`flow/constraint.sdc`:
```
create_clock -name core_clock -period 12.6 [get_ports {clk}]
set_input_delay 2.5200 -clock core_clock [delete_from_list [all_inputs] [get_ports {clk}]]
set_output_delay 2.5200 -clock core_clock [all_outputs]
set_load 0.01 [all_outputs]
```
`flow/design.v`:
```
module divider(
    input logic [15:0]  dividend,
    output logic [15:0] quotient,
    output logic [15:0] remainder
);
    localparam logic[15:0] MAGIC = 16'h000047AF;
    logic [31:0]           temp;
    logic [31:0]           q;
    logic [15:0]           diff, t;
    assign temp = MAGIC * dividend[14:0];
    assign q = temp[31:16];
    assign diff = (dividend[14:0] - q) >> 1;
    assign t = diff + q;
    assign quotient = t >> 6;
    assign remainder[14:0] = dividend[14:0] - ((quotient << 6) + (quotient << 5) + (quotient << 2));
    assign remainder[15] = dividend[15];
endmodule
module input_circuit(
    input logic clk,
    input logic rst_n,
    input logic init_i,
    input logic stop_i,
    input logic [15:0] data_i,
    input logic valid_1,
    output logic ready_1,
    output logic [15:0] data_o,
    output logic valid_2,
    input  logic ready_2,
    output logic[15:0] total_num_turns_o
);
    logic[15:0] skid_buffer;
    logic       skid_buffer_empty;
    logic       r_init;
    logic       t1_done, t2_done;
    assign t1_done = ready_1 && valid_1;
    assign t2_done = ready_2 && valid_2;
    always_ff @(posedge clk) begin
        if(!rst_n) begin
            ready_1 <= 0;
        end
        else begin
            if(r_init)
              ready_1 <= !t1_done;
            else begin
                if(!stop_i) begin
                    if(skid_buffer_empty) begin
                        if((!valid_2) || t2_done)
                          ready_1 <= 1;
                        else ready_1 <= 0;
                    end else ready_1 <= 0;
                end
                else
                    ready_1 <= 0;
            end
        end
    end
    always_ff @(posedge clk) begin
        if(!rst_n) begin
            valid_2 <= 0;
        end
        else begin
            if(r_init)
              valid_2 <= 0;
            else begin
                if(t2_done) begin
                    if(skid_buffer_empty) begin
                        if(t1_done) begin
                            data_o <= data_i;
                            valid_2 <= 1;
                        end
                        else begin
                            valid_2 <= 0;
                        end
                    end
                    else begin
                        data_o <= skid_buffer;
                        valid_2 <= 1;
                    end
                end
                else if(!valid_2) begin
                    if(t1_done) begin
                        data_o <= data_i;
                        valid_2 <= 1;
                    end
                end
            end
        end
    end
    always_ff @(posedge clk) begin
        if(!rst_n) begin
            r_init <= 0;
            skid_buffer_empty <= 1;
        end
        else begin
            if(r_init) begin
                if(t1_done) begin
                    r_init <= 0;
                    total_num_turns_o <= data_i;
                end
            end
            else begin
                if(init_i)
                    r_init <= 1;
                if(t1_done && valid_2 && !t2_done) begin
                    skid_buffer <= data_i;
                    skid_buffer_empty <= 0;
                end
                else if(!t1_done && t2_done && !skid_buffer_empty) begin
                    skid_buffer_empty <= 1;
                end
            end
        end
    end
endmodule
module dial_solver(
        input logic [15:0] val,
        input logic        valid_i,
        input logic        clk,
        input logic        rst_n,
        input logic [15:0] full_turns,
        output logic       ready,
        output logic       valid,
        output logic [31:0] password
);
    logic signed[31:0] dial;
    logic signed[31:0] old_dial;
    logic [15:0] rval;
    typedef enum logic {
        LEFT = 0,
        RIGHT = 1
    } turn_t;
    typedef enum logic[2:0]{
        IDLE,
        READY,
        CHECK_TURN,
        R_END,
        L_END
    }state_t;
    logic turn;
    state_t state;
    assign turn = rval[15];
    always_ff @(posedge clk) begin
        if(!rst_n) begin
            ready <= 0;
            password <= 0;
            dial <= 50;
            state <= IDLE;
        end
        else begin
            unique case(state)
                IDLE: begin
                    ready <= 1;
                    state <= READY;
                end
                READY: begin
                    if(valid_i) begin
                      old_dial <= dial;
                      password <= password + full_turns;
                      rval <= val;
                      state <= CHECK_TURN;
                      ready <= 0;
                    end
                end
                CHECK_TURN: begin
                    if(turn == RIGHT) begin
                      dial <= dial + rval[14:0];
                      state <= R_END;
                    end
                    else begin
                      dial <= dial - rval[14:0];
                      state <= L_END;
                    end
                end
                R_END: begin
                    if(dial > 99) begin
                        dial <= dial - 100;
                        password <= password + 1;
                    end
                    state <= READY;
                    ready <= 1;
                end
                L_END: begin
                    if(dial < 0) begin
                      dial <= dial + 100;
                    end
                    if((dial < 0 || dial == 0) && old_dial != 0)
                        password <= password + 1;
                    state <= READY;
                    ready <= 1;
                end
            endcase
        end
    end
endmodule
module top(input logic [15:0]  data_i,
           input logic         valid_i,
           input logic         clk,
           input logic         rst_n,
           output logic        ready_o,
           output logic valid_o,
           output logic [31:0] password_o);
    logic [15:0] dividend;
    logic [15:0] quotient;
    logic [15:0] remainder;
    logic        init;
    logic        stop;
    logic [31:0] turns;
    logic        ready1;
    logic        valid2, ready2;
    logic        valid3;
    logic [15:0] cnt;
    logic [15:0] total_num_turns;
    typedef enum logic[2:0] {
        IDLE,
        CHECK_TOTAL_CNT,
        ACTIVE,
        WAIT1,
        WAIT2,
        DONE
    }state_t;
    state_t state;
    always_ff @(posedge clk) begin
        if(!rst_n) begin
            state <= IDLE;
            valid_o <= 0;
            init <= 1;
            stop <= 1;
            cnt <= 0;
        end
        else begin
            unique case(state)
                IDLE: begin
                    if(valid_i && ready_o) begin
                        init <= 0;
                        state <= CHECK_TOTAL_CNT;
                    end
                end
                CHECK_TOTAL_CNT: begin
                    if(cnt == total_num_turns) begin
                        state <= DONE;
                    end
                    else begin
                        state <= ACTIVE;
                        stop <= 0;
                        init <= 0;
                    end
                end
                ACTIVE:begin
                    if(ready_o && valid_i) begin
                        cnt <= cnt + 1;
                        if(cnt + 1 == total_num_turns) begin
                            state <= WAIT1;
                            stop <= 1;
                        end
                    end
                end
                WAIT1: begin
                    state <= WAIT2;
                end
                WAIT2: begin
                    if(ready2 && !valid2) begin
                        valid_o <= 1;
                        state <= DONE;
                    end
                end
                DONE:begin
                    valid_o <= 0;
                    stop <= 1;
                    init <= 1;
                    state <= IDLE;
                end
            endcase
        end
    end
    input_circuit ic (
        .clk (clk),
        .rst_n (rst_n),
        .data_i (data_i),
        .valid_1 (valid_i),
        .ready_1 (ready_o),
        .data_o (dividend),
        .valid_2 (valid2),
        .ready_2 (ready2),
        .total_num_turns_o (total_num_turns),
        .init_i (init),
        .stop_i (stop));
    divider d(.dividend (dividend),
              .quotient (quotient),
              .remainder (remainder));
    dial_solver ds(.val (remainder),
                  .valid_i (valid2),
                  .clk (clk),
                  .rst_n (rst_n),
                  .ready (ready2),
                  .valid (valid_3),
                  .password (password_o),
                  .full_turns (quotient));
endmodule
```
`flow/config.mk`:
```
export PLATFORM = sky130hd
export DESIGN_NAME = top
export DESIGN_NICKNAME = top
export VERILOG_FILES = /design/flow/design.v
export SDC_FILE = /design/flow/constraint.sdc
export NUM_CORES = 4
export LEC_CHECK = 0
export CAP_MARGIN = 20
export CORE_MARGIN = 2
export CORE_UTILIZATION = 40
export PLACE_DENSITY = 0.6
export SETUP_SLACK_MARGIN = -0.56
export SLEW_MARGIN = 20
```
`flow/run.sh`:
```
#!/bin/bash
# the make line also repeats each setting of config.mk as NAME=value (left out here)
make -C /OpenROAD-flow-scripts/flow DESIGN_CONFIG=/design/flow/config.mk WORK_HOME=/design/flow/orfs CLKGATE_MAP_FILE= finish
```
==> metrics.yaml, run 1 <==
status:
  status: "timing/DRC/antenna clean"
global_route:
  grt_max_degree: 75
  gr-total-overflow: 0
  track_usage_pct: 19.2
  antenna_found_initial: 0
  grt_pass1_vias: 14500
  grt_pass1_wl_microns: 73600
final_timing:
  drv_slew: 0
  post-route-worst-setup-slack_ns: 0.292
  finalSetupViolations: 0
  min_period_ns: 12.31
  relSlewSlack_pct: 34.0
  tightest_slew_ns: 0.990
  hold_violations: 0
  max_freq_ghz: 0.0812
  period_used_pct: 97.7
  finalClockSkew_ns: 0.0145
synth:
  netlist_area_sq_um: 18200
  top_cell_area_share_pct: 15.9
  syn_nets: 2343
  ys_seq_share_pct: 26.8
  synth_flops: 195
  synthTopLogicFamily: "adder cells"
  ys_warn_count: 4
  synthFlopType: "dfxtp_1"
  edf_count: 96
  synthArstFlopShare_pct: 0
  synthSimpleGateAreaFrac_pct: 15.7
  ys_area_sq_um: 18200
  synth.avg_cell_area_sq_um: 9.01
  muxShareOfSynthArea_pct: 0.476
  synth_top_cell_by_area: "edfxtp_1"
  ys_cells: 2014
  topCellsByArea: "edfxtp_1, ha_1, dfxtp_1"
  yosys.cell_count.top_type: "ha_1"
  ys_sh_adder_pct: 25.5
  netlist_instances: 2014
  synth_cell_types: 96
  common_cells: "ha_1, nor2_1, inv_1, nand2_1, a21oi_1"
  synth.cellmix.xorXnorShare_pct: 9.21
  aoi_share_pct: 17.1
floorplan:
  io_pins: 53
  initial_core_util_pct: 40.3
  die_area_sq_um: 47100
  die_y_microns: 217
  rows: 78
  die_w_microns: 217
  core_area_sq_um: 45100
job:
  maxCapViolations: 0
  tool_warnings: 33
routing:
  drc_errors: 0
  drt-total-wl_microns: 43800
  final_antenna_net_count: 0
  wl_per_cell_microns: 16.3
  firstDrtPassIters: 5
  antenna_cells: 0
  via_per_inst: 5.35
  first_iter_violations: 780
  vias: 14400
critical_path:
  cp_slowest_cell: "fa_1"
  cp_num_cells: 49
  path_max_fanout: 5
  r2r-start: "ic.data_o[4]"
  r2r-end: "ds.rval[14]"
  endpoint_kind: "register"
  path_class: "register to register"
  cp_data_required_time_ns: 12.80
  crit_path_start_kind: "register"
  worst-endpoint-arrival_ns: 12.51
  endpoint: "ds.rval[14]"
  r2r_slack_ns: 0.29
  worst-path-buf-inv: 6
  rr_worst_depth: 49
  crit_top_cell: "fa_1"
  critPathLaunch: "ic.data_o[4]"
  critical-path-max-stage-delay_ns: 0.56
  crit_family: "adder cells"
placement:
  pre_cts_ws_ns: -0.0487
  hpwl_microns: 34300
  gp_congestion: 0.910
  place.port_buffers: 52
clock_network:
  htreeDepth: 4
  clk_pin_slew_ns: 0.08
  cts_made_buffers: 17
  cts_tree: "done"
  worstSkewPairLatency_ns: 0.46
  cts_root_buf: "clkbuf_16"
  clock_path_buffers: 2
  clock-sinks: 195
worst_hold_path:
  hold-path-cell-count: 2
  hold_start: "state[5]"
  hp-class: "register to register"
  min_to: "state[1]"
layout:
  fillers: 4394
  nets: 2405
  fin_util_pct: 44.8
  area_delta_synth_final_pct: 11.4
[repair_timing]
action                     CTS  global route
setup endpoints to repair    0            13
hold buffers                 0             0
buffers inserted             0             2
gates resized                0             5
[per-layer routing]
layer / vias to the layer above / track usage [%] / share of wire [%]
li1: 7250 / - / -
met1: 6847 / 25.2 / 46
met2: 222 / 33.4 / 49
met3: 59 / 2.11 / 2.7
met4: 0 / 5.64 / 2.1
met5: - / 0 / 0
[cell type report]
class                   count  area [sq um]  share of cell area [%]
clock buffers              18           439                    2.17
clock inverters            14           170                   0.842
inverters                 191           717                    3.55
multi-input cells        1572         12400                    61.3
flip-flops and latches    195          4860                    24.1
well taps                 600           751                    3.71
repair buffers             99           881                    4.36
[per-stage QoR]
stage / hold slack (ns) / TNS, ns / std cells / area [sq um]
floorplan: 0.413 / 0 / 2014 / 18200
global placement: 0.426 / 0 / 2654 / 19500
detailed placement: 0.438 / -0.0487 / 2654 / 19500
CTS: 0.450 / -0.123 / 2686 / 20200
global route: 0.458 / -3.97 / 2689 / 20200
finish: 0.447 / 0 / 2689 / 20200
==> inputs of run 2 (changes only) <==
Settings changed: CORE_UTILIZATION 40 to 70, CTS_CLUSTER_DIAMETER from default to 52, CTS_CLUSTER_SIZE from default to 39, HOLD_SLACK_MARGIN from default to -0.1, MAX_ROUTING_LAYER from default to met5, PLACE_DENSITY 0.6 to 0.65, SETUP_SLACK_MARGIN -0.56 to 2.17, SLEW_MARGIN 20 to 40, TNS_END_PERCENT from default to 40.
Clock period 12.6 ns to 8.75 ns, I/O delays scaled along.
==> metrics.yaml, run 2 <==
global_route:
  grt_max_degree: 75  # unchanged
  antenna_found_initial: 0  # unchanged
  track_usage_pct: 38.7  # +19 points
  gr-total-overflow: 0  # unchanged
  grt_pass1_vias: 17200  # +19%
  grt_pass1_wl_microns: 83200  # +13%
synth:
  syn_nets: 2343  # unchanged
  synth_top_cell_by_area: "edfxtp_1"
  ys_sh_adder_pct: 25.5  # unchanged
  ys_warn_count: 4  # unchanged
  synthSimpleGateAreaFrac_pct: 15.7  # unchanged
  common_cells: "ha_1, nor2_1, inv_1, nand2_1, a21oi_1"
  netlist_instances: 2014  # unchanged
  synth.avg_cell_area_sq_um: 9.01  # unchanged
  synth_flops: 195  # unchanged
  synth_cell_types: 96  # unchanged
  synthFlopType: "dfxtp_1"
  ys_cells: 2014  # unchanged
  muxShareOfSynthArea_pct: 0.476  # unchanged
  edf_count: 96  # unchanged
  synth.cellmix.xorXnorShare_pct: 9.21  # unchanged
  yosys.cell_count.top_type: "ha_1"
  ys_area_sq_um: 18200  # unchanged
  netlist_area_sq_um: 18200  # unchanged
  topCellsByArea: "edfxtp_1, ha_1, dfxtp_1"
  ys_seq_share_pct: 26.8  # unchanged
  synthArstFlopShare_pct: 0  # unchanged
  synthTopLogicFamily: "adder cells"
  top_cell_area_share_pct: 15.9  # unchanged
  aoi_share_pct: 17.1  # unchanged
layout:
  fillers: 1248  # -72%
  nets: 2678  # +11%
  area_delta_synth_final_pct: 23.9
  design_area_sq_um: 22500  # +11%
routing:
  vias: 17500  # +21%
  via_per_inst: 6.48  # +21%
  firstDrtPassIters: 6  # +1
  wl_per_cell_microns: 21.2  # +30%
  first_iter_violations: 1795  # +130%
  drc_errors: 0  # unchanged
  antenna_cells: 0  # unchanged
  final_antenna_net_count: 0  # unchanged
  drt-total-wl_microns: 57000  # +30%
critical_path:
  path_class: "register to register"
  worst-endpoint-arrival_ns: 12.63  # +0.12 ns
  worst-path-buf-inv: 6  # unchanged
  r2r-end: "ds.rval[14]"
  r2r-start: "ic.data_o[3]"
  critPathLaunch: "ic.data_o[3]"
  critical-path-max-stage-delay_ns: 0.58  # +0.02 ns
  endpoint_kind: "register"
  cp_num_cells: 49  # unchanged
  crit_path_start_kind: "register"
  path_max_fanout: 5  # unchanged
  cp_data_required_time_ns: 8.95  # -3.85 ns
  r2r_slack_ns: -3.69  # -3.98 ns
  crit_top_cell: "fa_1"
  cp_slowest_cell: "fa_1"
  endpoint: "ds.rval[14]"
  rr_worst_depth: 49  # unchanged
  crit_family: "adder cells"
floorplan:
  die_y_microns: 165  # -24%
  die_w_microns: 165  # -24%
  rows: 58  # -26%
  io_pins: 53  # unchanged
  core_area_sq_um: 25300  # -44%
  die_area_sq_um: 27200  # -42%
  initial_core_util_pct: 71.7  # +31 points
placement:
  place.port_buffers: 52  # unchanged
  hpwl_microns: 37400  # +9.2%
  gp_congestion: 0.921  # +1.2%
  dpl_cell_area_sq_um: 21200  # +8.4%
clock_network:
  cts_made_buffers: 17  # unchanged
  cts_tree: "done"
  cts_hold_buf: 0  # unchanged
  clk_pin_slew_ns: 0.09  # about the same
  clock-sinks: 195  # unchanged
  worstSkewPairLatency_ns: 0.46  # about the same
  cts_root_buf: "clkbuf_16"
  htreeDepth: 4  # unchanged
  clock_path_buffers: 2  # unchanged
worst_hold_path:
  hold-path-cell-count: 2  # unchanged
  hp-class: "register to register"
  hold_start: "state[5]"
  min_to: "state[1]"
final_timing:
  drv_slew: 0  # unchanged
  hold_violations: 0  # unchanged
  finalClockSkew_ns: 0.0205  # +0.00600 ns
  finalSetupTns_ns: -104.17  # -104.17 ns
  max_freq_ghz: 0.0804  # -1.0%
  min_period_ns: 12.44  # +0.130 ns
  post-route-worst-setup-slack_ns: -3.69  # -3.98 ns
  rsz0062_at_grt: "yes"
  holdWs_ns: 0.456  # +0.00899 ns
  period_used_pct: 142  # +44 points
  tightest_slew_ns: 0.806  # -0.184 ns
  relSlewSlack_pct: 46.2  # +12 points
  finalSetupViolations: 45  # +45
job:
  tool_warnings: 38  # +15%
  maxCapViolations: 0  # unchanged
status:
  status: "finished with violations"
  so_faults: "negative setup slack"
==> run 2: what timing repair did <==
| item | CTS | global route |
|---|---|---|
| setup endpoints to repair | 45 | 45 |
| gates resized | 57 | 21 |
| pin swaps | 60 | 35 |
| setup buffers | 16 | 19 |
==> run 2: cell type report <==
class / instances / area [sq um] / area share, %
multi-input cells: 1572 / 12900 / 57.4
flip-flops and latches: 195 / 4860 / 21.6
inverters: 191 / 722 / 3.21
clock buffers: 18 / 439 / 1.95
repair buffers: 372 / 2960 / 13.2
well taps: 330 / 413 / 1.84
clock inverters: 14 / 175 / 0.779
==> run 2: routing by layer <==
| metal | up-vias | global-route usage, % | part of all wire [%] |
|---|---|---|---|
| li1 | 7783 | - | - |
| met1 | 8230 | 44.1 | 36 |
| met2 | 1071 | 69.6 | 50 |
| met3 | 367 | 5.80 | 7.9 |
| met4 | 0 | 20.8 | 6.8 |
| met5 | - | 0 | 0 |
==> run 2: through the flow <==
| stage | worst slack [ns] | instances | utilization [%] |
|---|---|---|---|
| 3_5_place_dp | -3.16 | 2624 | 83.7 |
| 2_1_floorplan | -2.60 | 2014 | - |
| 3_3_place_gp | -2.59 | 2622 | 83.6 |
| 4_1_cts | -2.95 | 2672 | 87.6 |
| 5_1_grt | -3.86 | 2692 | 88.8 |
| 6_report | -3.69 | 2692 | 88.8 |
==> inputs of run 3 (changes only) <==
Settings changed: ABC_AREA from default to 1, CAP_MARGIN 20 to 35, CELL_PAD_IN_SITES_DETAIL_PLACEMENT from default to 1, CELL_PAD_IN_SITES_GLOBAL_PLACEMENT from default to 2, CORE_ASPECT_RATIO from default to 0.93, CORE_MARGIN 2 to 10, CORE_UTILIZATION 70 to 35, CTS_CLUSTER_DIAMETER 52 to 299, CTS_CLUSTER_SIZE 39 to default, GPL_ROUTABILITY_DRIVEN from default to 0, HOLD_SLACK_MARGIN -0.1 to default, MAX_ROUTING_LAYER met5 to met4, PLACE_DENSITY 0.65 to 0.6, SETUP_SLACK_MARGIN 2.17 to default, SLEW_MARGIN 40 to 20, TNS_END_PERCENT 40 to default.
Clock period 8.75 ns to 9.56 ns, I/O delays scaled along.
==> metrics.yaml, run 3 <==
final_timing:
  rsz0062_at_grt: "yes"
  min_period_ns: 10.17  # -2.27 ns
  max_freq_ghz: 0.0984  # +22%
  relSlewSlack_pct: 47.0  # +0.87 points
  drv_slew: 0  # unchanged
  finalClockSkew_ns: 0.0225  # +0.00203 ns
  period_used_pct: 106  # -36 points
  finalSetupTns_ns: -5.64  # +98.53 ns
  post-route-worst-setup-slack_ns: -0.606  # +3.08 ns
  finalSetupViolations: 19  # -58%
  tightest_slew_ns: 0.795  # -0.0111 ns
  hold_violations: 0  # unchanged
critical_path:
  path_max_fanout: 4  # -1
  crit_path_start_kind: "register"
  crit_top_cell: "nand2_1"
  cp_num_cells: 61  # +24%
  worst-endpoint-arrival_ns: 10.41  # -2.22 ns
  critical-path-max-stage-delay_ns: 0.52  # -0.06 ns
  worst-path-buf-inv: 12  # +6
  r2r-start: "ic.data_o[3]"
  endpoint: "ds.rval[14]"
  endpoint_kind: "register"
  r2r-end: "ds.rval[14]"
  critPathLaunch: "ic.data_o[3]"
  rr_worst_depth: 61  # +24%
  cp_slowest_cell: "fa_1"
  path_class: "register to register"
  crit_family: "adder cells"
  cp_data_required_time_ns: 9.81  # +0.86 ns
  r2r_slack_ns: -0.61  # +3.08 ns
global_route:
  gr-max-usage-layer: "met2"
  grtUsageMet1_pct: 28.4  # -16 points
  grt_max_degree: 63  # -16%
  use_met3_pct: 1.89  # -3.9 points
  grt_pass1_vias: 19200  # +11%
  grt_pass1_wl_microns: 104000  # +25%
  use_met2_pct: 33.8  # -36 points
  gr-total-overflow: 0  # unchanged
  antenna_found_initial: 0  # unchanged
  track_usage_pct: 21.0  # -18 points
clock_network:
  cts_tree: "done"
  cts_root_buf: "clkbuf_16"
  clock_path_buffers: 2  # unchanged
  htreeDepth: 4  # unchanged
  cts_made_buffers: 17  # unchanged
  cts_hold_buf: 0  # unchanged
  clk_pin_slew_ns: 0.09  # about the same
  clock-sinks: 195  # unchanged
  worstSkewPairLatency_ns: 0.49  # +0.03 ns
synth:
  common_cells: "nand2_1, inv_1, ha_1, a21oi_1, nor2_1"
  synth_cell_types: 58  # -40%
  topCellsByArea: "edfxtp_1, ha_1, dfxtp_1"
  synthTopLogicFamily: "adder cells"
  ys_seq_share_pct: 25.7  # -1.1 points
  synth_top_cell_by_area: "edfxtp_1"
  synthFlopType: "dfxtp_1"
  synth.avg_cell_area_sq_um: 7.57  # -16%
  synthArstFlopShare_pct: 0  # unchanged
  synth_flops: 195  # unchanged
  netlist_area_sq_um: 18900  # +4.2%
  top_cell_area_share_pct: 15.2  # -0.64 points
  aoi_share_pct: 12.8  # -4.3 points
  ys_cells: 2497  # +24%
  syn_nets: 2826  # +21%
  synthSimpleGateAreaFrac_pct: 23.3  # +7.6 points
  yosys.cell_count.top_type: "nand2_1"
  ys_area_sq_um: 18900  # +4.2%
  ys_sh_adder_pct: 24.1  # -1.4 points
  ys_warn_count: 4  # unchanged
  edf_count: 96  # unchanged
  netlist_instances: 2497  # +24%
  muxShareOfSynthArea_pct: 0  # -0.48 points
  synth.cellmix.xorXnorShare_pct: 4.78  # -4.4 points
floorplan:
  initial_core_util_pct: 35.2  # -36 points
  die_area_sq_um: 63700  # +130%
  io_pins: 53  # unchanged
  rows: 82  # +41%
  die_y_microns: 244  # +48%
  die_w_microns: 261  # +58%
  core_area_sq_um: 53700  # +110%
job:
  tool_warnings: 38  # unchanged
  maxCapViolations: 0  # unchanged
placement:
  hpwl_microns: 52000  # +39%
  pre_cts_ws_ns: -0.897  # +2.26 ns
  place.port_buffers: 52  # unchanged
worst_hold_path:
  min_to: "state[3]"
  hp-class: "register to register"
  hold_start: "state[0]"
  hold-path-cell-count: 2  # unchanged
routing:
  drc_errors: 0  # unchanged
  via_per_inst: 4.97  # -23%
  final_antenna_net_count: 0  # unchanged
  first_iter_violations: 636  # -65%
  wl_per_cell_microns: 17.8  # -16%
  antenna_cells: 0  # unchanged
  vias: 18100  # +3.9%
  drt-total-wl_microns: 65100  # +14%
  firstDrtPassIters: 5  # -1
status:
  so_faults: "negative setup slack"
  status: "finished with violations"
layout:
  fin_util_pct: 46.4  # -42 points
  nets: 3249  # +21%
  fillers: 6562  # +430%
  area_delta_synth_final_pct: 31.6
[run 3: metrics by stage]
step,std cells,area [sq um],hold slack (ns)
final,3647,24900,0.457
after global routing,3647,24900,0.477
after CTS,3647,24400,0.460
after detailed placement,3542,22700,0.430
after global placement,3541,22700,0.434
after floorplan,2497,19000,0.412
[run 3: what timing repair did]
action | 4_1_cts | 5_1_grt
setup buffers | 78 | 34
pin swaps | 57 | 68
resized | 123 | 136
setup endpoints to repair | 25 | 32
[run 3: layout make-up]
class,instances,area [sq um],share of cell area (%)
Multi-Input combinational cell,1834,13300,53.4
Sequential cell,195,4860,19.5
Timing Repair Buffer,439,3590,14.4
Inverter,433,1630,6.56
Tap cell,714,893,3.59
Clock buffer,17,425,1.71
Clock inverter,15,204,0.819
[run 3: layer usage]
metal	part of all wire (%)	wire length, microns
met1	50	32200
met2	47	30800
met5	0	0
met3	1.9	1220
met4	1.4	884
==> inputs of run 4 (changes only) <==
Settings changed: CAP_MARGIN 35 to 40, CORE_ASPECT_RATIO 0.93 to default, CORE_MARGIN 10 to 2, HOLD_SLACK_MARGIN from default to 0.11, MAX_ROUTING_LAYER met4 to default.
Clock period 9.56 ns to 13.0 ns, I/O delays scaled along.
==> metrics.yaml, run 4 <==
final_timing:
  max_freq_ghz: 0.0855  # -13%
  min_period_ns: 11.70  # +1.53 ns
  rsz0062_at_grt: "no"
  relSlewSlack_pct: 49.3  # +2.3 points
  hold_violations: 0  # unchanged
  tightest_slew_ns: 0.760  # -0.0343 ns
  finalSetupTns_ns: 0  # +5.64 ns
  finalSetupViolations: 0  # -19
  drv_slew: 0  # unchanged
  period_used_pct: 90.0  # -16 points
  holdWs_ns: 0.453  # -0.00369 ns
  finalClockSkew_ns: 0.0248  # +0.00235 ns
floorplan:
  initial_core_util_pct: 35.3  # +0.038 points
  io_pins: 53  # unchanged
  rows: 85  # +3.7%
  die_w_microns: 236  # -9.4%
  die_y_microns: 236  # -3.2%
  die_area_sq_um: 55900  # -12%
  core_area_sq_um: 53600  # -0.11%
routing:
  route.met2.wl_microns: 29400  # -4.4%
  via_per_inst: 5.06  # +1.7%
  vias: 16500  # -8.9%
  first_iter_violations: 721  # +13%
  drc_errors: 0  # unchanged
  antenna_cells: 0  # unchanged
  final_antenna_net_count: 0  # unchanged
  wl_per_cell_microns: 18.4  # +2.9%
  drt-met1-wl_microns: 28600  # -11%
  drt-total-wl_microns: 59900  # -7.9%
  top_layer: "met4"
  firstDrtPassIters: 5  # unchanged
  met3_length_microns: 812  # -34%
critical_path:
  worst-endpoint-arrival_ns: 12.10  # +1.69 ns
  path_class: "register to register"
  cp_data_required_time_ns: 13.40  # +3.59 ns
  r2r_slack_ns: 1.30  # +1.91 ns
  worst-path-buf-inv: 10  # -2
  critPathLaunch: "ic.data_o[4]"
  endpoint: "ds.password[30]"
  critical-path-max-stage-delay_ns: 0.58  # +0.06 ns
  crit_path_start_kind: "register"
  crit_top_cell: "nand2_1"
  cp_slowest_cell: "fa_1"
  crit_family: "adder cells"
  cp_num_cells: 60  # -1.6%
  r2r-start: "ic.data_o[4]"
  endpoint_kind: "register"
  rr_worst_depth: 60  # -1.6%
  r2r-end: "ds.password[30]"
  path_max_fanout: 9  # +5
global_route:
  antenna_found_initial: 0  # unchanged
  grt_max_degree: 63  # unchanged
  gr-total-overflow: 0  # unchanged
  track_usage_pct: 22.0  # +1.0 points
  grt_pass1_wl_microns: 97100  # -6.3%
  grt_pass1_vias: 17500  # -8.5%
synth:
  synthTopLogicFamily: "adder cells"
  ys_area_sq_um: 18900  # unchanged
  topCellsByArea: "edfxtp_1, ha_1, dfxtp_1"
  common_cells: "nand2_1, inv_1, ha_1, a21oi_1, nor2_1"
  top_cell_area_share_pct: 15.2  # unchanged
  synth_cell_types: 58  # unchanged
  synth_flops: 195  # unchanged
  edf_count: 96  # unchanged
  yosys.cell_count.top_type: "nand2_1"
  netlist_instances: 2497  # unchanged
  synth.cellmix.xorXnorShare_pct: 4.78  # unchanged
  aoi_share_pct: 12.8  # unchanged
  synth_top_cell_by_area: "edfxtp_1"
  synthArstFlopShare_pct: 0  # unchanged
  ys_cells: 2497  # unchanged
  synthFlopType: "dfxtp_1"
  synthSimpleGateAreaFrac_pct: 23.3  # unchanged
  ys_warn_count: 4  # unchanged
  ys_seq_share_pct: 25.7  # unchanged
  syn_nets: 2826  # unchanged
  muxShareOfSynthArea_pct: 0  # unchanged
  netlist_area_sq_um: 18900  # unchanged
  ys_sh_adder_pct: 24.1  # unchanged
  synth.avg_cell_area_sq_um: 7.57  # unchanged
clock_network:
  cts_root_buf: "clkbuf_16"
  clock_path_buffers: 2  # unchanged
  cts.repair.resized: 0  # -100%
  worstSkewPairLatency_ns: 0.48  # about the same
  htreeDepth: 4  # unchanged
  cts_tree: "done"
  post-cts-setup-buffers: 0  # -100%
  cts_made_buffers: 17  # unchanged
  clk_pin_slew_ns: 0.11  # +0.02 ns
  cts_hold_buf: 0  # unchanged
  clock-sinks: 195  # unchanged
layout:
  design_area_sq_um: 21100  # -15%
  area_delta_synth_final_pct: 11.3
  nets: 2885  # -11%
job:
  tool_warnings: 35  # -7.9%
  maxCapViolations: 0  # unchanged
placement:
  dpl_cell_area_sq_um: 20400  # -10%
  hpwl_microns: 49600  # -4.6%
  place.port_buffers: 52  # unchanged
status:
  status: "timing/DRC/antenna clean"
worst_hold_path:
  hp-class: "register to register"
  hold_start: "ds.password[31]"
  hold-path-cell-count: 1  # -1
  min_to: "ds.password[31]"
[run 4: final cells by class]
cell class / count / area, sq um
fill: 6654 / 32500
multi-input combinational: 1834 / 12300
sequential: 195 / 4860
inverter: 433 / 1630
tap: 696 / 871
timing repair buffer: 75 / 721
clock buffer: 17 / 425
clock inverter: 15 / 238
[run 4: metrics by stage]
| step | cells | utilization, % | worst slack, ns |
|---|---|---|---|
| global route | 3265 | 39.3 | 0.145 |
| detailed placement | 3231 | 38.0 | 1.21 |
| CTS | 3263 | 39.2 | 1.14 |
| floorplan | 2497 | - | 2.68 |
| finish | 3265 | 39.3 | 1.30 |
| global placement | 3228 | 37.9 | 1.65 |
[run 4: layer usage]
metal	GRT usage [%]	vias up
met4	5.47	0
li1	-	8333
met2	39.4	121
met3	1.59	53
met1	28.8	8007
met5	0	-
==> inputs of run 5 (changes only) <==
Settings changed: ABC_AREA 1 to default, CAP_MARGIN 40 to 20, CELL_PAD_IN_SITES_DETAIL_PLACEMENT 1 to default, CELL_PAD_IN_SITES_GLOBAL_PLACEMENT 2 to 0, CORE_ASPECT_RATIO from default to 0.75, CORE_UTILIZATION 35 to 48, CTS_CLUSTER_DIAMETER 299 to 387, CTS_CLUSTER_SIZE from default to 38, GPL_ROUTABILITY_DRIVEN 0 to default, GPL_TIMING_DRIVEN from default to 0, HOLD_SLACK_MARGIN 0.11 to default, MAX_ROUTING_LAYER from default to met5, PLACE_DENSITY 0.6 to default, PLACE_DENSITY_LB_ADDON from default to 0.27, SETUP_SLACK_MARGIN from default to 2.56.
Clock period 13.0 ns to 14.3 ns, I/O delays scaled along.
==> metrics.yaml, run 5 <==
layout:
  fillers: 3275  # -51%
  nets: 2509  # -13%
  fin_util_pct: 57.6  # +18 points
  area_delta_synth_final_pct: 17.9
synth:
  netlist_area_sq_um: 18200  # -4.0%
  synth_flops: 195  # unchanged
  common_cells: "ha_1, nor2_1, inv_1, nand2_1, a21oi_1"
  synth_top_cell_by_area: "edfxtp_1"
  ys_warn_count: 4  # unchanged
  yosys.cell_count.top_type: "ha_1"
  synth.avg_cell_area_sq_um: 9.01  # +19%
  top_cell_area_share_pct: 15.9  # +0.64 points
  synthSimpleGateAreaFrac_pct: 15.7  # -7.6 points
  muxShareOfSynthArea_pct: 0.476  # +0.48 points
  syn_nets: 2343  # -17%
  netlist_instances: 2014  # -19%
  synthTopLogicFamily: "adder cells"
  ys_seq_share_pct: 26.8  # +1.1 points
  ys_cells: 2014  # -19%
  synth_cell_types: 96  # +66%
  synthArstFlopShare_pct: 0  # unchanged
  ys_area_sq_um: 18200  # -4.0%
  edf_count: 96  # unchanged
  aoi_share_pct: 17.1  # +4.3 points
  ys_sh_adder_pct: 25.5  # +1.4 points
  topCellsByArea: "edfxtp_1, ha_1, dfxtp_1"
  synth.cellmix.xorXnorShare_pct: 9.21  # +4.4 points
  synthFlopType: "dfxtp_1"
final_timing:
  finalSetupTns_ns: 0  # unchanged
  period_used_pct: 83.9  # -6.1 points
  hold_violations: 0  # unchanged
  min_period_ns: 12.00  # +0.302 ns
  finalSetupViolations: 0  # unchanged
  relSlewSlack_pct: 33.8  # -16 points
  tightest_slew_ns: 0.993  # +0.233 ns
  finalClockSkew_ns: 0.0162  # -0.00862 ns
  rsz0062_at_grt: "yes"
  drv_slew: 0  # unchanged
  max_freq_ghz: 0.0833  # -2.5%
critical_path:
  r2r_slack_ns: 2.30  # +1.00 ns
  cp_data_required_time_ns: 14.48  # +1.08 ns
  worst-path-buf-inv: 9  # -1
  worst-endpoint-arrival_ns: 12.18  # +0.08 ns
  critPathLaunch: "ic.data_o[4]"
  crit_family: "adder cells"
  crit_path_start_kind: "register"
  endpoint: "ds.rval[14]"
  cp_num_cells: 52  # -13%
  cp_slowest_cell: "fa_1"
  path_class: "register to register"
  r2r-end: "ds.rval[14]"
  endpoint_kind: "register"
  critical-path-max-stage-delay_ns: 0.60  # +0.02 ns
  path_max_fanout: 11  # +2
  rr_worst_depth: 52  # -13%
  r2r-start: "ic.data_o[4]"
  crit_top_cell: "fa_1"
status:
  status: "timing/DRC/antenna clean"
placement:
  hpwl_microns: 36700  # -26%
  gp_congestion: 0.947
  place.port_buffers: 52  # unchanged
routing:
  vias: 15500  # -6.0%
  drt-total-wl_microns: 49700  # -17%
  first_iter_violations: 1405  # +95%
  firstDrtPassIters: 8  # +3
  antenna_cells: 0  # unchanged
  wl_per_cell_microns: 18.4  # +0.38%
  drc_errors: 0  # unchanged
  via_per_inst: 5.76  # +14%
  final_antenna_net_count: 0  # unchanged
clock_network:
  htreeDepth: 4  # unchanged
  clock_path_buffers: 2  # unchanged
  worstSkewPairLatency_ns: 0.45  # -0.03 ns
  cts_made_buffers: 17  # unchanged
  clock-sinks: 195  # unchanged
  cts_root_buf: "clkbuf_16"
  clk_pin_slew_ns: 0.09  # -0.02 ns
  cts_tree: "done"
floorplan:
  core_area_sq_um: 37200  # -31%
  initial_core_util_pct: 48.8  # +14 points
  die_y_microns: 172  # -27%
  die_w_microns: 229  # -3.3%
  io_pins: 53  # unchanged
  rows: 61  # -28%
  die_area_sq_um: 39400  # -30%
global_route:
  antenna_found_initial: 0  # unchanged
  grt_max_degree: 34  # -46%
  grt_pass1_vias: 14700  # -16%
  track_usage_pct: 25.1  # +3.0 points
  use_met3_pct: 3.79  # +2.2 points
  gr-max-usage-layer: "met2"
  grt_pass1_wl_microns: 78500  # -19%
  gr-total-overflow: 0  # unchanged
  grtUsageMet1_pct: 36.9  # +8.0 points
  use_met2_pct: 39.4  # about the same
job:
  maxCapViolations: 0  # unchanged
  tool_warnings: 35  # unchanged
worst_hold_path:
  hold-path-cell-count: 2  # +1
  min_to: "state[1]"
  hp-class: "register to register"
  hold_start: "state[5]"
run 5: what timing repair did:
| item | CTS | global route |
|---|---|---|
| pin swaps | 51 | 54 |
| hold buffers | 0 | 0 |
| setup endpoints to repair | 30 | 29 |
| setup buffers | 61 | 31 |
| gates resized | 50 | 89 |
run 5: area by class of cell:
cell class	instances	area, sq um	area share, %
multi-input combinational	1572	12900	60.4
tap	504	631	2.95
buffer	56	258	1.20
inverter	191	753	3.52
sequential	195	4860	22.7
timing repair buffer	147	1330	6.22
clock inverter	15	215	1.01
clock buffer	17	425	1.99
run 5: layer usage:
metal,vias up,part of all wire (%)
li1,7456,-
met1,7612,49
met2,424,44
met3,39,5.9
met4,0,1.1
met5,-,0
run 5: metrics by stage:
stage | cell area [sq um] | instances | hold slack (ns) | setup slack [ns]
global route | 21400 | 2697 | 0.474 | 1.84
detailed placement | 19400 | 2573 | 0.437 | 1.25
floorplan | 18200 | 2014 | 0.413 | 2.68
CTS | 20800 | 2666 | 0.457 | 2.21
finish | 21400 | 2697 | 0.454 | 2.30
global placement | 19400 | 2570 | 0.423 | 1.44
==> inputs of run 6 (changes only) <==
Settings changed: CELL_PAD_IN_SITES_GLOBAL_PLACEMENT 0 to default, CORE_ASPECT_RATIO 0.75 to default, CORE_UTILIZATION 48 to 72, CTS_CLUSTER_DIAMETER 387 to 278, CTS_CLUSTER_SIZE 38 to 39, GPL_TIMING_DRIVEN 0 to default, HOLD_SLACK_MARGIN from default to 0.26, PLACE_DENSITY from default to 0.65, PLACE_DENSITY_LB_ADDON 0.27 to default, SETUP_SLACK_MARGIN 2.56 to -0.53, SLEW_MARGIN 20 to 40, TNS_END_PERCENT from default to 75.
Clock period 14.3 ns to 8.75 ns, I/O delays scaled along.
==> metrics.yaml, run 6 <==
status:
  status: "finished with violations"
  so_faults: "negative setup slack"
critical_path:
  cp_num_cells: 49  # -5.8%
  crit_family: "adder cells"
  r2r_slack_ns: -4.09  # -6.39 ns
  rr_worst_depth: 49  # -5.8%
  cp_slowest_cell: "fa_1"
  endpoint_kind: "register"
  critical-path-max-stage-delay_ns: 0.66  # +0.06 ns
  path_class: "register to register"
  cp_data_required_time_ns: 8.96  # -5.52 ns
  path_max_fanout: 17  # +6
  worst-path-buf-inv: 8  # -1
  endpoint: "ds.rval[14]"
  critPathLaunch: "ic.data_o[8]"
  worst-endpoint-arrival_ns: 13.04  # +0.86 ns
  r2r-start: "ic.data_o[8]"
  r2r-end: "ds.rval[14]"
  crit_path_start_kind: "register"
clock_network:
  clock_path_buffers: 2  # unchanged
  cts_hold_buf: 0  # unchanged
  clock-sinks: 195  # unchanged
  cts_root_buf: "clkbuf_16"
  htreeDepth: 4  # unchanged
  cts_tree: "done"
  clk_pin_slew_ns: 0.10  # about the same
  cts_made_buffers: 17  # unchanged
  worstSkewPairLatency_ns: 0.47  # +0.02 ns
layout:
  seq_area_sq_um: 4860  # unchanged
  logic_area_sq_um: 13100  # +1.3%
  nets: 2697  # +7.5%
  design_area_sq_um: 22900  # +6.8%
  fillers: 949  # -71%
  fin_util_pct: 91.5  # +34 points
  area_delta_synth_final_pct: 25.9
job:
  tool_warnings: 38  # +8.6%
  maxCapViolations: 0  # unchanged
final_timing:
  post-route-worst-setup-slack_ns: -4.09  # -6.39 ns
  finalClockSkew_ns: 0.0223  # +0.00608 ns
  rsz0062_at_grt: "yes"
  period_used_pct: 147  # +63 points
  tightest_slew_ns: 0.934  # -0.0597 ns
  drv_slew: 0  # unchanged
  relSlewSlack_pct: 37.6  # +3.8 points
  finalSetupViolations: 45  # +45
  max_freq_ghz: 0.0779  # -6.5%
  hold_violations: 0  # unchanged
  min_period_ns: 12.84  # +0.836 ns
synth:
  yosys.cell_count.top_type: "ha_1"
  ys_cells: 2014  # unchanged
  synth.avg_cell_area_sq_um: 9.01  # unchanged
  synth_top_cell_by_area: "edfxtp_1"
  top_cell_area_share_pct: 15.9  # unchanged
  syn_nets: 2343  # unchanged
  ys_seq_share_pct: 26.8  # unchanged
  topCellsByArea: "edfxtp_1, ha_1, dfxtp_1"
  synthFlopType: "dfxtp_1"
  synth_flops: 195  # unchanged
  netlist_area_sq_um: 18200  # unchanged
  synthTopLogicFamily: "adder cells"
  muxShareOfSynthArea_pct: 0.476  # unchanged
  aoi_share_pct: 17.1  # unchanged
  ys_area_sq_um: 18200  # unchanged
  ys_sh_adder_pct: 25.5  # unchanged
  ys_warn_count: 4  # unchanged
  synthArstFlopShare_pct: 0  # unchanged
  common_cells: "ha_1, nor2_1, inv_1, nand2_1, a21oi_1"
  netlist_instances: 2014  # unchanged
  synthSimpleGateAreaFrac_pct: 15.7  # unchanged
  edf_count: 96  # unchanged
  synth_cell_types: 96  # unchanged
  synth.cellmix.xorXnorShare_pct: 9.21  # unchanged
placement:
  gp_congestion: 0.935  # -1.3%
  place.port_buffers: 52  # unchanged
  dpl_cell_area_sq_um: 21200  # +9.1%
  pre_cts_ws_ns: -3.09  # -4.34 ns
  hpwl_microns: 38500  # +4.9%
routing:
  final_antenna_net_count: 0  # unchanged
  vias: 19400  # +25%
  first_iter_violations: 3158  # +120%
  drt-total-wl_microns: 72400  # +46%
  wl_per_cell_microns: 26.7  # +45%
  via_per_inst: 7.16  # +24%
  drc_errors: 0  # unchanged
  firstDrtPassIters: 12  # +4
global_route:
  antenna_found_initial: 2  # +2
  grt_max_degree: 75  # +120%
  grt_pass1_wl_microns: 93000  # +18%
  gr-total-overflow: 0  # unchanged
  grt_pass1_vias: 18300  # +25%
  track_usage_pct: 44.9  # +20 points
worst_hold_path:
  hold_start: "state[5]"
  hold-path-cell-count: 2  # unchanged
  min_to: "state[1]"
  hp-class: "register to register"
floorplan:
  die_area_sq_um: 26500  # -33%
  core_area_sq_um: 25000  # -33%
  initial_core_util_pct: 72.7  # +24 points
  io_pins: 53  # unchanged
  rows: 58  # -4.9%
  die_y_microns: 163  # -5.6%
  die_w_microns: 163  # -29%
[run 6: routing by layer]
layer | vias up | GRT usage (%) | share of wire [%]
met1 | 8806 | 48.7 | 31
met4 | 6 | 32.5 | 12
li1 | 7824 | - | -
met2 | 1917 | 77.1 | 44
met3 | 874 | 10.5 | 14
met5 | - | 0 | 0.19
[run 6: final cells by class]
| type | instances | share of cell area, % |
|---|---|---|
| flip-flops and latches | 195 | 21.3 |
| clock buffers | 18 | 1.88 |
| inverters | 191 | 3.16 |
| multi-input cells | 1572 | 57.3 |
| repair buffers | 391 | 13.8 |
| diodes | 1 | 0.0109 |
| clock inverters | 14 | 0.788 |
| well taps | 330 | 1.81 |
[run 6: through the flow]
step	instances	setup TNS (ns)	hold WS (ns)
after detailed placement	2625	-88.21	0.436
after global routing	2711	-131.30	0.496
final	2712	-124.46	0.460
after floorplan	2014	-55.89	0.413
after global placement	2623	-69.99	0.427
after CTS	2699	-83.89	0.461
[run 6: what timing repair did]
action,in CTS,in global routing
setup endpoints to repair,43,45
pin swaps,65,53
gates resized,67,74
cloned,0,0
buffers inserted,44,12
==> inputs of run 7 (changes only) <==
Settings changed: ABC_AREA from default to 1, CELL_PAD_IN_SITES_DETAIL_PLACEMENT from default to 2, CORE_ASPECT_RATIO from default to 1.53, CORE_MARGIN 2 to 6, CORE_UTILIZATION 72 to 64, CTS_CLUSTER_DIAMETER 278 to 325, CTS_CLUSTER_SIZE 39 to 42, GPL_ROUTABILITY_DRIVEN from default to 1, HOLD_SLACK_MARGIN 0.26 to default, MIN_ROUTING_LAYER from default to met2, PLACE_DENSITY 0.65 to 0.55, SETUP_SLACK_MARGIN -0.53 to default, SLEW_MARGIN 40 to 20, TNS_END_PERCENT 75 to default.
Clock period 8.75 ns to 19.5 ns, I/O delays scaled along.
==> metrics.yaml, run 7 <==
synth:
  synthSimpleGateAreaFrac_pct: 23.3  # +7.6 points
  ys_sh_adder_pct: 24.1  # -1.4 points
  synthTopLogicFamily: "adder cells"
  synth.avg_cell_area_sq_um: 7.57  # -16%
  netlist_area_sq_um: 18900  # +4.2%
  aoi_share_pct: 12.8  # -4.3 points
  muxShareOfSynthArea_pct: 0  # -0.48 points
  edf_count: 96  # unchanged
  ys_area_sq_um: 18900  # +4.2%
  common_cells: "nand2_1, inv_1, ha_1, a21oi_1, nor2_1"
  synthFlopType: "dfxtp_1"
  netlist_instances: 2497  # +24%
  syn_nets: 2826  # +21%
  topCellsByArea: "edfxtp_1, ha_1, dfxtp_1"
  synth_flops: 195  # unchanged
  synth_top_cell_by_area: "edfxtp_1"
  yosys.cell_count.top_type: "nand2_1"
  synth.cellmix.xorXnorShare_pct: 4.78  # -4.4 points
  synthArstFlopShare_pct: 0  # unchanged
  ys_cells: 2497  # +24%
  synth_cell_types: 58  # -40%
  ys_warn_count: 4  # unchanged
  ys_seq_share_pct: 25.7  # -1.1 points
  top_cell_area_share_pct: 15.2  # -0.64 points
floorplan:
  die_area_sq_um: 33900  # +28%
  io_pins: 53  # unchanged
  die_y_microns: 225  # +38%
  die_w_microns: 151  # -7.2%
  initial_core_util_pct: 65.2  # -7.5 points
  core_area_sq_um: 29000  # +16%
  rows: 77  # +33%
placement:
  place.port_buffers: 52  # unchanged
  gp_congestion: 1.06  # +14%
status:
  stop_stage: "detailed placement"
  firstError: "[ERROR DPL-0033] detailed placement checks failed during check placement."
  status: "stopped before the end"
==> run 7: metrics by stage <==
step                    cell area (sq um)  worst slack [ns]  instances
after floorplan                     18900              9.18       2497
after global placement              19900              8.24       2921
==> inputs of run 8 (changes only) <==
Settings changed: CELL_PAD_IN_SITES_DETAIL_PLACEMENT 2 to default, CORE_ASPECT_RATIO 1.53 to default, CORE_MARGIN 6 to 2, CORE_UTILIZATION 64 to 72, CTS_CLUSTER_DIAMETER 325 to 100, CTS_CLUSTER_SIZE 42 to default, GPL_ROUTABILITY_DRIVEN 1 to default, MAX_ROUTING_LAYER met5 to default, MIN_ROUTING_LAYER met2 to default, PLACE_DENSITY 0.55 to default, PLACE_DENSITY_LB_ADDON from default to 0.28.
Clock period 19.5 ns to 9.18 ns, I/O delays scaled along.
==> metrics.yaml, run 8 <==
synth:
  ys_area_sq_um: 18900  # unchanged
  synthArstFlopShare_pct: 0  # unchanged
  netlist_instances: 2497  # unchanged
  ys_cells: 2497  # unchanged
  syn_nets: 2826  # unchanged
  ys_seq_share_pct: 25.7  # unchanged
  ys_warn_count: 4  # unchanged
  synthSimpleGateAreaFrac_pct: 23.3  # unchanged
  edf_count: 96  # unchanged
  synth.cellmix.xorXnorShare_pct: 4.78  # unchanged
  synth.avg_cell_area_sq_um: 7.57  # unchanged
  synthTopLogicFamily: "adder cells"
  synthFlopType: "dfxtp_1"
  synth_flops: 195  # unchanged
  netlist_area_sq_um: 18900  # unchanged
  topCellsByArea: "edfxtp_1, ha_1, dfxtp_1"
  muxShareOfSynthArea_pct: 0  # unchanged
  yosys.cell_count.top_type: "nand2_1"
  common_cells: "nand2_1, inv_1, ha_1, a21oi_1, nor2_1"
  synth_top_cell_by_area: "edfxtp_1"
  synth_cell_types: 58  # unchanged
  aoi_share_pct: 12.8  # unchanged
  top_cell_area_share_pct: 15.2  # unchanged
  ys_sh_adder_pct: 24.1  # unchanged
clock_network:
  cts_root_buf: "clkbuf_16"
  cts_hold_buf: 0
  htreeDepth: 4
  clock-sinks: 195
  clock_path_buffers: 2
  cts_made_buffers: 17
floorplan:
  die_w_microns: 166  # +10%
  initial_core_util_pct: 73.0  # +7.8 points
  io_pins: 53  # unchanged
  die_y_microns: 166  # -26%
  die_area_sq_um: 27600  # -19%
  rows: 59  # -23%
  core_area_sq_um: 25900  # -11%
placement:
  dpl_cell_area_sq_um: 22000
  place.port_buffers: 52  # unchanged
  gp_congestion: 0.979  # -7.9%
  hpwl_microns: 46100
global_route:
  gr-total-overflow: 800
  track_usage_pct: 90.3
status:
  stop_stage: "global routing"
  status: "stopped before the end"
  firstError: "[ERROR GRT-0232] Routing congestion too high. Check the congestion heatmap in the GUI."
run 8: per-stage QoR:
stage | std cells | TNS, ns | setup slack [ns] | util (%)
2_1_floorplan | 2497 | -0.536 | -0.489 | -
4_1_cts | 3225 | -17.64 | -1.01 | 91.0
3_5_place_dp | 3136 | -21.30 | -1.18 | 85.1
3_3_place_gp | 3136 | -9.41 | -0.726 | 85.0
run 8: metal layers:
layer / track usage [%] / overflow
met4: 98.2 / 260
met5: 53.9 / 4
met3: 75.6 / 18
met1: 86.6 / 11
met2: 106 / 507
run 8: what timing repair did:
action | in CTS
pin swaps | 79
endpoints found under the setup margin | 35
resized | 157
setup buffers | 64
==> inputs of run 9 (changes only) <==
Settings changed: ABC_AREA 1 to default, CORE_UTILIZATION 72 to 40, CTS_CLUSTER_DIAMETER 100 to default, PLACE_DENSITY from default to 0.6, PLACE_DENSITY_LB_ADDON 0.28 to default.
Clock period 9.18 ns to 16.2 ns, I/O delays scaled along.
==> metrics.yaml, run 9 <==
critical_path:
  r2r-end: "ds.rval[14]"
  endpoint: "ds.rval[14]"
  rr_worst_depth: 49
  crit_family: "adder cells"
  crit_path_start_kind: "register"
  critPathLaunch: "ic.data_o[4]"
  r2r_slack_ns: 2.47
  crit_top_cell: "fa_1"
  endpoint_kind: "register"
  worst-endpoint-arrival_ns: 13.93
  cp_num_cells: 49
  path_class: "register to register"
  critical-path-max-stage-delay_ns: 0.72
  worst-path-buf-inv: 6
  path_max_fanout: 12
  cp_data_required_time_ns: 16.40
  r2r-start: "ic.data_o[4]"
  cp_slowest_cell: "edfxtp_1"
worst_hold_path:
  hold-path-cell-count: 0
  min_to: "ds.rval[15]"
  hp-class: "register to register"
  hold_start: "ic.data_o[15]"
floorplan:
  die_w_microns: 217  # +31%
  die_area_sq_um: 47100  # +71%
  core_area_sq_um: 45100  # +74%
  rows: 78  # +32%
  io_pins: 53  # unchanged
  die_y_microns: 217  # +31%
  initial_core_util_pct: 40.3  # -33 points
synth:
  ys_warn_count: 4  # unchanged
  synth.cellmix.xorXnorShare_pct: 9.21  # +4.4 points
  ys_seq_share_pct: 26.8  # +1.1 points
  aoi_share_pct: 17.1  # +4.3 points
  top_cell_area_share_pct: 15.9  # +0.64 points
  synthTopLogicFamily: "adder cells"
  ys_cells: 2014  # -19%
  netlist_area_sq_um: 18200  # -4.0%
  common_cells: "ha_1, nor2_1, inv_1, nand2_1, a21oi_1"
  synth_top_cell_by_area: "edfxtp_1"
  yosys.cell_count.top_type: "ha_1"
  synthFlopType: "dfxtp_1"
  synth_cell_types: 96  # +66%
  synthSimpleGateAreaFrac_pct: 15.7  # -7.6 points
  ys_area_sq_um: 18200  # -4.0%
  topCellsByArea: "edfxtp_1, ha_1, dfxtp_1"
  synth.avg_cell_area_sq_um: 9.01  # +19%
  netlist_instances: 2014  # -19%
  edf_count: 96  # unchanged
  synth_flops: 195  # unchanged
  syn_nets: 2343  # -17%
  muxShareOfSynthArea_pct: 0.476  # +0.48 points
  synthArstFlopShare_pct: 0  # unchanged
  ys_sh_adder_pct: 25.5  # +1.4 points
clock_network:
  cts_root_buf: "clkbuf_16"
  cts_made_buffers: 17  # unchanged
  cts_tree: "done"
  clock-sinks: 195  # unchanged
  clk_pin_slew_ns: 0.08
  post-cts-setup-buffers: 0  # -100%
  cts.repair.resized: 0  # -100%
  htreeDepth: 4  # unchanged
  cts_hold_buf: 0  # unchanged
  worstSkewPairLatency_ns: 0.45
  clock_path_buffers: 2  # unchanged
routing:
  first_iter_violations: 1102
  via_per_inst: 5.40
  drc_errors: 0
  wl_per_cell_microns: 16.5
  firstDrtPassIters: 5
  antenna_cells: 0
  final_antenna_net_count: 0
  vias: 14400
  drt-total-wl_microns: 43800
final_timing:
  relSlewSlack_pct: 30.2
  period_used_pct: 84.8
  finalClockSkew_ns: 0.0174
  finalSetupViolations: 0
  drv_slew: 0
  finalSetupTns_ns: 0
  max_freq_ghz: 0.0728
  min_period_ns: 13.73
  hold_violations: 0
  rsz0062_at_grt: "no"
  tightest_slew_ns: 1.05
global_route:
  antenna_found_initial: 0
  grt_pass1_wl_microns: 73700
  grtUsageMet1_pct: 26.0
  grt_pass1_vias: 14400
  gr-total-overflow: 0
  use_met2_pct: 33.2
  track_usage_pct: 19.2
  use_met3_pct: 1.59
  grt_max_degree: 75
  gr-max-usage-layer: "met2"
layout:
  area_delta_synth_final_pct: 9.78
  nets: 2373
  fin_util_pct: 44.2
  logic_area_sq_um: 12400
  seq_area_sq_um: 4860
  fillers: 4415
job:
  maxCapViolations: 0
  tool_warnings: 33
status:
  status: "timing/DRC/antenna clean"
placement:
  hpwl_microns: 34000  # -26%
  place.port_buffers: 52  # unchanged
  gp_congestion: 0.872  # -11%
-- run 9: final cells by class --
cell class / count / share of cell area, %
Sequential cell: 195 / 24.4
Timing Repair Buffer: 67 / 3.20
Multi-Input combinational cell: 1572 / 62.1
Clock inverter: 15 / 0.829
Inverter: 191 / 3.60
Clock buffer: 17 / 2.13
Tap cell: 600 / 3.77
-- run 9: through the flow --
stage | instances | hold slack (ns) | setup slack [ns] | area [sq um]
after floorplan | 2014 | 0.413 | 3.70 | 18200
after global placement | 2624 | 0.425 | 2.87 | 19300
after detailed placement | 2624 | 0.445 | 2.57 | 19300
after CTS | 2656 | 0.462 | 2.49 | 19900
after global routing | 2657 | 0.475 | 1.32 | 19900
final | 2657 | 0.455 | 2.47 | 19900
-- run 9: per-layer routing --
layer | up-vias | routed length [microns]
li1 | 7171 | -
met1 | 6913 | 20800
met2 | 230 | 21200
met3 | 40 | 1080
met4 | 0 | 631
met5 | - | 0
==> inputs of run 10 (changes only) <==
Settings changed: ABC_AREA from default to 1, CORE_UTILIZATION 40 to 72, PLACE_DENSITY 0.6 to default, PLACE_DENSITY_LB_ADDON from default to 0.14.
Clock period 16.2 ns to 8.04 ns, I/O delays scaled along.
==> metrics.yaml, run 10 <==
global_route:
  track_usage_pct: 69.8
  gr-total-overflow: 43
status:
  status: "stopped before the end"
  firstError: "[ERROR GRT-0116] Global routing finished with congestion. Check the congestion regions in the DRC Viewer."
  stop_stage: "global routing"
synth:
  synth_cell_types: 58  # -40%
  ys_cells: 2497  # +24%
  synth_top_cell_by_area: "edfxtp_1"
  synth_flops: 195  # unchanged
  edf_count: 96  # unchanged
  ys_seq_share_pct: 25.7  # -1.1 points
  common_cells: "nand2_1, inv_1, ha_1, a21oi_1, nor2_1"
  synthArstFlopShare_pct: 0  # unchanged
  netlist_instances: 2497  # +24%
  syn_nets: 2826  # +21%
  topCellsByArea: "edfxtp_1, ha_1, dfxtp_1"
  synthTopLogicFamily: "adder cells"
  ys_sh_adder_pct: 24.1  # -1.4 points
  synthFlopType: "dfxtp_1"
  ys_warn_count: 4  # unchanged
  yosys.cell_count.top_type: "nand2_1"
  synth.avg_cell_area_sq_um: 7.57  # -16%
  ys_area_sq_um: 18900  # +4.2%
  aoi_share_pct: 12.8  # -4.3 points
  top_cell_area_share_pct: 15.2  # -0.64 points
  muxShareOfSynthArea_pct: 0  # -0.48 points
  synthSimpleGateAreaFrac_pct: 23.3  # +7.6 points
  synth.cellmix.xorXnorShare_pct: 4.78  # -4.4 points
  netlist_area_sq_um: 18900  # +4.2%
placement:
  hpwl_microns: 45400  # +34%
  gp_congestion: 0.972  # +11%
  place.port_buffers: 52  # unchanged
floorplan:
  die_w_microns: 166  # -23%
  io_pins: 53  # unchanged
  rows: 59  # -24%
  die_area_sq_um: 27600  # -41%
  die_y_microns: 166  # -23%
  core_area_sq_um: 25900  # -43%
  initial_core_util_pct: 73.0  # +33 points
clock_network:
  cts_root_buf: "clkbuf_16"
  clock-sinks: 195  # unchanged
  clock_path_buffers: 2  # unchanged
  cts_made_buffers: 17  # unchanged
  cts_hold_buf: 0  # unchanged
  htreeDepth: 4  # unchanged
-- run 10: layer usage --
layer / GRT usage (%) / GRT overflow
met3: 51.5 / 2
met4: 67.2 / 16
met1: 69.6 / 2
met5: 11.3 / 0
met2: 91.2 / 23
-- run 10: per-stage QoR --
step                hold slack [ns]  instances  worst slack (ns)  instance area, sq um
CTS                           0.470       3266             -2.07                 24100
detailed placement            0.458       3168             -2.29                 22300
floorplan                     0.412       2497             -1.63                 19100
global placement              0.417       3167             -1.79                 22300
-- run 10: what timing repair did --
item / CTS
endpoints found under the setup margin: 43
gates resized: 158
pin swaps: 77
buffers inserted: 81
==> inputs of run 11 (changes only) <==
Settings changed: CTS_CLUSTER_SIZE from default to 77, PLACE_DENSITY from default to 0.35, PLACE_DENSITY_LB_ADDON 0.14 to default.
Clock period 8.04 ns to 9.29 ns, I/O delays scaled along.
==> metrics.yaml, run 11 <==
status:
  status: "stopped before the end"
  stop_stage: "global routing"
  firstError: "[ERROR GRT-0232] Routing congestion too high. Check the congestion heatmap in the GUI."
synth:
  common_cells: "nand2_1, inv_1, ha_1, a21oi_1, nor2_1"
  ys_area_sq_um: 18900  # unchanged
  synth_top_cell_by_area: "edfxtp_1"
  ys_seq_share_pct: 25.7  # unchanged
  edf_count: 96  # unchanged
  aoi_share_pct: 12.8  # unchanged
  ys_sh_adder_pct: 24.1  # unchanged
  synth.cellmix.xorXnorShare_pct: 4.78  # unchanged
  synth_cell_types: 58  # unchanged
  netlist_area_sq_um: 18900  # unchanged
  top_cell_area_share_pct: 15.2  # unchanged
  topCellsByArea: "edfxtp_1, ha_1, dfxtp_1"
  synthArstFlopShare_pct: 0  # unchanged
  yosys.cell_count.top_type: "nand2_1"
  synth_flops: 195  # unchanged
  synth.avg_cell_area_sq_um: 7.57  # unchanged
  netlist_instances: 2497  # unchanged
  synthTopLogicFamily: "adder cells"
  synthFlopType: "dfxtp_1"
  ys_cells: 2497  # unchanged
  muxShareOfSynthArea_pct: 0  # unchanged
  ys_warn_count: 4  # unchanged
  synthSimpleGateAreaFrac_pct: 23.3  # unchanged
  syn_nets: 2826  # unchanged
placement:
  place.port_buffers: 52  # unchanged
  dp.cells: 3145  # -0.73%
  gp_congestion: 0.995  # +2.4%
  hpwl_microns: 42100  # -7.3%
  dpl_cell_area_sq_um: 22100  # -1.1%
  pre_cts_ws_ns: -1.07  # +1.21 ns
floorplan:
  die_area_sq_um: 27600  # unchanged
  io_pins: 53  # unchanged
  core_area_sq_um: 25900  # unchanged
  initial_core_util_pct: 73.0  # unchanged
  die_y_microns: 166  # unchanged
  die_w_microns: 166  # unchanged
  rows: 59  # unchanged
clock_network:
  clock_path_buffers: 2  # unchanged
  clock-sinks: 195  # unchanged
  cts_made_buffers: 17  # unchanged
  cts_root_buf: "clkbuf_16"
  htreeDepth: 4  # unchanged
  cts_hold_buf: 0  # unchanged
global_route:
  track_usage_pct: 82.3
  gr-total-overflow: 269
[run 11: layer usage]
layer | GRT usage [%] | overflow
met5 | 50.1 | 0
met4 | 83.2 | 94
met3 | 68.4 | 6
met2 | 97.9 | 160
met1 | 80.5 | 9
[run 11: timing repair]
action                                  in CTS
setup buffers                               83
gates resized                              140
endpoints found under the setup margin      31
pin swaps                                   95
[run 11: metrics by stage]
step	TNS, ns	util [%]
floorplan	-0.379	-
global placement	-5.20	85.3
detailed placement	-18.20	85.3
CTS	-10.19	91.2
